== alpha ==
// unsigned_nonrestoring
module unsigned_nonrestoring #(
    parameter int WIDTH = 32
) (
    input logic go,
    input logic[WIDTH-1:0] divisor,
    input logic[WIDTH-1:0] dividend,
    input logic clk, rst,
    output logic done,
    output logic[WIDTH-1:0] quotient,
    output logic[WIDTH-1:0] remainder,
    output logic divide_by_zero
);
==> flow/config.mk <==
export PLATFORM = sky130hd
export DESIGN_NAME = unsigned_nonrestoring
export DESIGN_NICKNAME = unsigned_nonrestoring
export VERILOG_FILES = /design/flow/design.v
export SDC_FILE = /design/flow/constraint.sdc
export NUM_CORES = 4
export LEC_CHECK = 0
export CAP_MARGIN = 20
export CELL_PAD_IN_SITES_DETAIL_PLACEMENT = 1
export CELL_PAD_IN_SITES_GLOBAL_PLACEMENT = 0
export CORE_ASPECT_RATIO = 0.67
export CORE_MARGIN = 8
export CORE_UTILIZATION = 28
export CTS_CLUSTER_DIAMETER = 59
export PLACE_DENSITY_LB_ADDON = 0.04
export SLEW_MARGIN = 20
export TNS_END_PERCENT = 45
==> flow/constraint.sdc <==
create_clock -name core_clock -period 9.0 [get_ports {clk}]
set_input_delay 1.8000 -clock core_clock [delete_from_list [all_inputs] [get_ports {clk}]]
set_output_delay 1.8000 -clock core_clock [all_outputs]
set_load 0.01 [all_outputs]
run.sh (not shown) runs the stock make flow with config.mk's settings and CLKGATE_MAP_FILE=.
Setup changes, alpha to beta
Settings: swapping 28 for 38 in CORE_UTILIZATION; clearing CORE_ASPECT_RATIO, which used to be 0.67; clearing CTS_CLUSTER_DIAMETER, which used to be 59; clearing TNS_END_PERCENT, which used to be 45; swapping 8 for 2 in CORE_MARGIN; clearing CELL_PAD_IN_SITES_DETAIL_PLACEMENT, which used to be 1; clearing PLACE_DENSITY_LB_ADDON, which used to be 0.04; clearing CELL_PAD_IN_SITES_GLOBAL_PLACEMENT, which used to be 0; swapping 9.0 for 6.33 in the clock period (ns, I/O delays scaled along).
## What came out
beta: no failed stages, no open violations at the end
Compared with alpha, beta shows a lower x dimension of the die.
For routed length on met1, dividing the value from alpha by the value from beta gives 1.4.
Delta (beta minus alpha): average vias per placed instance increased by 6.4% relative to the old numbers, routed wire length decreased by 8500 um relative to the old numbers, number of tap cells added at floorplan decreased by about 24% relative to the old numbers, remaining antenna violation count closely matched the old numbers.
On measured slew at the worst slew-check pin, alpha and beta are basically level.


Starting RTL as in the previous note.
==> flow/config.mk <==
export PLATFORM = sky130hd
export DESIGN_NAME = unsigned_nonrestoring
export DESIGN_NICKNAME = unsigned_nonrestoring
export VERILOG_FILES = /design/flow/design.v
export SDC_FILE = /design/flow/constraint.sdc
export NUM_CORES = 4
export LEC_CHECK = 0
export CAP_MARGIN = 20
export CORE_MARGIN = 2
export CORE_UTILIZATION = 70
export CTS_CLUSTER_SIZE = 40
export HOLD_SLACK_MARGIN = -0.09
export SLEW_MARGIN = 20
==> flow/constraint.sdc <==
create_clock -name core_clock -period 3.3 [get_ports {clk}]
set_input_delay 0.6600 -clock core_clock [delete_from_list [all_inputs] [get_ports {clk}]]
set_output_delay 0.6600 -clock core_clock [all_outputs]
set_load 0.01 [all_outputs]
The first run stopped in clock tree synthesis.
Next try:
- CORE_UTILIZATION: 70 -> 40
- CTS_CLUSTER_SIZE: 40 -> unset
- HOLD_SLACK_MARGIN: -0.09 -> unset
- clock period: 3.3 -> 6.33 ns (I/O delays scaled with it)
=>
- This time the run completed with no timing, DRC or antenna violations
- synthesized cell count stays the same
- area after synthesis stays the same
- die area goes up by well over a third
Next try:
- CORE_UTILIZATION: 40 -> 68
- CTS_CLUSTER_SIZE: unset -> 36
- clock period: 6.33 -> 5.12 ns (I/O delays scaled with it)
Outcome: With this change the flow produced a layout that fails on setup timing. Wire length rose by about 25%. Die size fell by 40%. Design area rose by about 7%. Register-to-register slack loses 0.72 ns. Setup slack loses 0.72 ns.
Next try:
- ABC_AREA: unset -> 1
- CORE_UTILIZATION: 68 -> 72
- CTS_CLUSTER_SIZE: 36 -> 70
- PLACE_DENSITY: unset -> 0.79
- clock period: 5.12 -> 4.63 ns (I/O delays scaled with it)
The changed run produced a clean layout. Cell count is higher by 31%. Count of clock-buffer cells in the layout rises by 1.


unsigned_nonrestoring again, from the RTL that the note above started with.
Settings: LEC_CHECK=0, ABC_AREA=1, CAP_MARGIN=20, CORE_MARGIN=2, CORE_UTILIZATION=68, CTS_CLUSTER_DIAMETER=379, CTS_CLUSTER_SIZE=36, PLACE_DENSITY=0.78, SLEW_MARGIN=20; clock period 3.15 ns.
The baseline ended with an error in global routing (5_1_grt).
Change:
- ABC_AREA: 1 -> not set
- CORE_UTILIZATION: 68 -> 66
- CTS_CLUSTER_DIAMETER: 379 -> not set
- CTS_CLUSTER_SIZE: 36 -> 40
- PLACE_DENSITY: 0.78 -> not set
- clock period: 3.15 -> 4.65 ns (I/O delays scaled with it)
After rerunning: Now the flow finished but fails on negative setup slack; die size shrinks by 5.2%; synthesized area is lower by 8.1%; synthesized cell count decreases by 34%.
Change:
- CTS_CLUSTER_SIZE: 40 -> 72
- MIN_ROUTING_LAYER: not set -> met1
- SETUP_SLACK_MARGIN: not set -> -0.17
- TNS_END_PERCENT: not set -> 25
- clock period: 4.65 -> 5.13 ns (I/O delays scaled with it)
=> The changed run completed and failed the layout checks on negative setup slack; fmax grows by about 8%; sequential share of layout area grows by 2.9 points.
Change:
- ABC_AREA: not set -> 1
- CORE_UTILIZATION: 66 -> 72
- CTS_CLUSTER_SIZE: 72 -> not set
- MIN_ROUTING_LAYER: met1 -> not set
- PLACE_DENSITY_LB_ADDON: not set -> 0.25
- SETUP_SLACK_MARGIN: -0.17 -> 1.15
- TNS_END_PERCENT: 25 -> not set
- clock period: 5.13 -> 4.61 ns (I/O delays scaled with it)
After rerunning:
- The new run ended with an error in global routing (5_1_grt) with GRT-0232
- synthesized cell count increases by about 50%
- die size hardly moves
- area after synthesis climbs by 8.8%
Change:
- ABC_AREA: 1 -> not set
- CAP_MARGIN: 20 -> 35
- CORE_UTILIZATION: 72 -> 68
- PLACE_DENSITY_LB_ADDON: 0.25 -> not set
- SETUP_SLACK_MARGIN: 1.15 -> not set
- clock period: 4.61 -> 5.18 ns (I/O delays scaled with it)
Effect: With this change the flow reached the layout checks and failed them: negative setup slack. Die area goes down by 2.6%. Area after synthesis goes down by 8.1%. Synthesized cell count goes down by 34%.


## exp/onyx
Starting RTL as in the previous note.
// unsigned_nonrestoring
module unsigned_nonrestoring #(
    parameter int WIDTH = 32
) (
    input logic go,
    input logic[WIDTH-1:0] divisor,
    input logic[WIDTH-1:0] dividend,
    input logic clk, rst,
    output logic done,
    output logic[WIDTH-1:0] quotient,
    output logic[WIDTH-1:0] remainder,
    output logic divide_by_zero
);
Settings: LEC_CHECK=0, CAP_MARGIN=20, CORE_MARGIN=2, CORE_UTILIZATION=72, CTS_CLUSTER_SIZE=72, MIN_ROUTING_LAYER=met1, PLACE_DENSITY=0.8, SETUP_SLACK_MARGIN=-0.17, SLEW_MARGIN=20, TNS_END_PERCENT=70; clock period 5.13 ns.
As the logs show, exp/onyx stopped at global routing (5_1_grt) after a tool error, so it never reached the end of the flow.
Input changes introduced in exp/tundra (baseline for comparison: exp/onyx):
Settings: clearing SETUP_SLACK_MARGIN, which used to be -0.17; clearing CTS_CLUSTER_SIZE, which used to be 72; clearing TNS_END_PERCENT, which used to be 70; clearing MIN_ROUTING_LAYER, which used to be met1; swapping 72 for 40 in CORE_UTILIZATION; clearing PLACE_DENSITY, which used to be 0.8; swapping 5.13 for 6.0 in the clock period (ns, I/O delays scaled along).
Findings:
- Going from exp/onyx to exp/tundra, die height rose by 45 um; placer's final routability congestion estimate fell by 0.045.
- Comparing exp/onyx with exp/tundra, the XOR/XNOR share of the synthesized area came out essentially unchanged.
- Detailed placer's ending HPWL (lower): exp/tundra
- Between exp/tundra and exp/onyx, the yosys-reported design area after synthesis figures differ only marginally.
- Re area share of fa/ha/maj cells after synthesis: no difference whatsoever between exp/tundra and exp/onyx.
- Both conditions hold for exp/tundra: the flow ran to the end and the final layout passed the timing, design-rule and antenna checks.
- Flow for exp/onyx halted at global routing (5_1_grt), error code GRT-0232.
- | cell total after placement | exp/tundra vs exp/onyx | 62 higher |
- Die: exp/tundra bigger than exp/onyx
- Compared to exp/onyx, exp/tundra has number of instances resized during post-cts repair 25 lower.
What exp/amber does differently from exp/tundra at the input level:
Settings: CORE_UTILIZATION now 72, was 40; CELL_PAD_IN_SITES_DETAIL_PLACEMENT now 2, previously not set; MAX_ROUTING_LAYER now met4, previously not set; CTS_CLUSTER_SIZE now 13, previously not set; MIN_ROUTING_LAYER now met2, previously not set.
Notes after the runs:
- Status(exp/amber) = ERROR, stage = detailed placement (3_5_place_dp)
- exp/amber: chip area is 0.014 sq mm lower than what exp/tundra reported.
- What exp/amber reported for placeable core region has to be multiplied by 1.8 to get the figure for exp/tundra.
- Total cell area reported by yosys after synthesis: exp/amber vs exp/tundra, no meaningful difference
- Die span in x went down by more than 10% going from exp/tundra to exp/amber.
- Diff exp/tundra -> exp/amber: floorplan utilization went up by 32 points; global placer's final weighted congestion climbed 14%; floorplan die height now smaller.
Edits applied to the flow inputs when going from exp/amber to exp/willow:
Settings: removing CELL_PAD_IN_SITES_DETAIL_PLACEMENT (formerly 2); changing CORE_UTILIZATION from 72 to 52; removing CTS_CLUSTER_SIZE (formerly 13); removing MAX_ROUTING_LAYER (formerly met4); removing MIN_ROUTING_LAYER (formerly met2); changing the clock period (ns, I/O delays scaled along) from 6.0 to 6.33.
Notes after the runs:
The log for exp/amber ends in detailed placement (3_5_place_dp) with error DPL-0033, so the run never completed.
exp/willow: flow completed, timing, DRC and antenna clean
Number of rows created at floorplan (exp/willow vs. exp/amber) increases by more than 10%
Compared to exp/amber, exp/willow has width of the die about 17% higher.
For routability congestion estimate from global placement, dividing the value from exp/willow by the value from exp/amber gives 0.881.
Simple-gate share of the synthesized area came out exactly the same in exp/amber and exp/willow.
In the tables for exp/amber and exp/willow, fraction of the core area occupied by cells at floorplan reads lower with exp/willow.
Going from exp/amber to exp/willow, per-instance average area after synthesis held, top-level I/O count held, total die area increased by about 37% relative to the old numbers, y dimension of the die shows an increase of about 17%, number of standard cells reported by yosys essentially unchanged.
### exp/willow -> exp/fjord
Settings: CAP_MARGIN: 20 -> 35; CTS_CLUSTER_SIZE: unset -> 80; CORE_UTILIZATION: 52 -> 71; PLACE_DENSITY: unset -> 0.79; the clock period (ns, I/O delays scaled along): 6.33 -> 5.18.
Results
No final results exist for exp/fjord, since it was stopped by error GRT-0232 during global routing (5_1_grt).
Cmp exp/fjord and exp/willow / total of cells resized after clock tree synthesis / lower: exp/willow
TritonCTS buffer count came out lower on exp/fjord than on exp/willow.
Summary — worst slack at placement, exp/fjord relative to exp/willow: lower, by 0.78 ns.
Input changes introduced in exp/violet (baseline for comparison: exp/fjord):
Settings: CAP_MARGIN changed from 35 to 20; PLACE_DENSITY removed (was 0.79); CTS_CLUSTER_SIZE removed (was 80); CORE_UTILIZATION changed from 71 to 40; the clock period (ns, I/O delays scaled along) changed from 5.18 to 5.67.
Results
Of exp/fjord and exp/violet, only exp/fjord fails to reach the end of the flow.
There was hardly any difference in number of primary I/O pins between exp/fjord and exp/violet.
exp/violet -> exp/fjord: mux share of post-synthesis cell area delta 0, exact match
On number of buffers inserted to repair setup after CTS, the higher figure sits with exp/fjord, not exp/violet.
Re number of clock buffers inserted by TritonCTS: exp/fjord was lower than exp/violet.
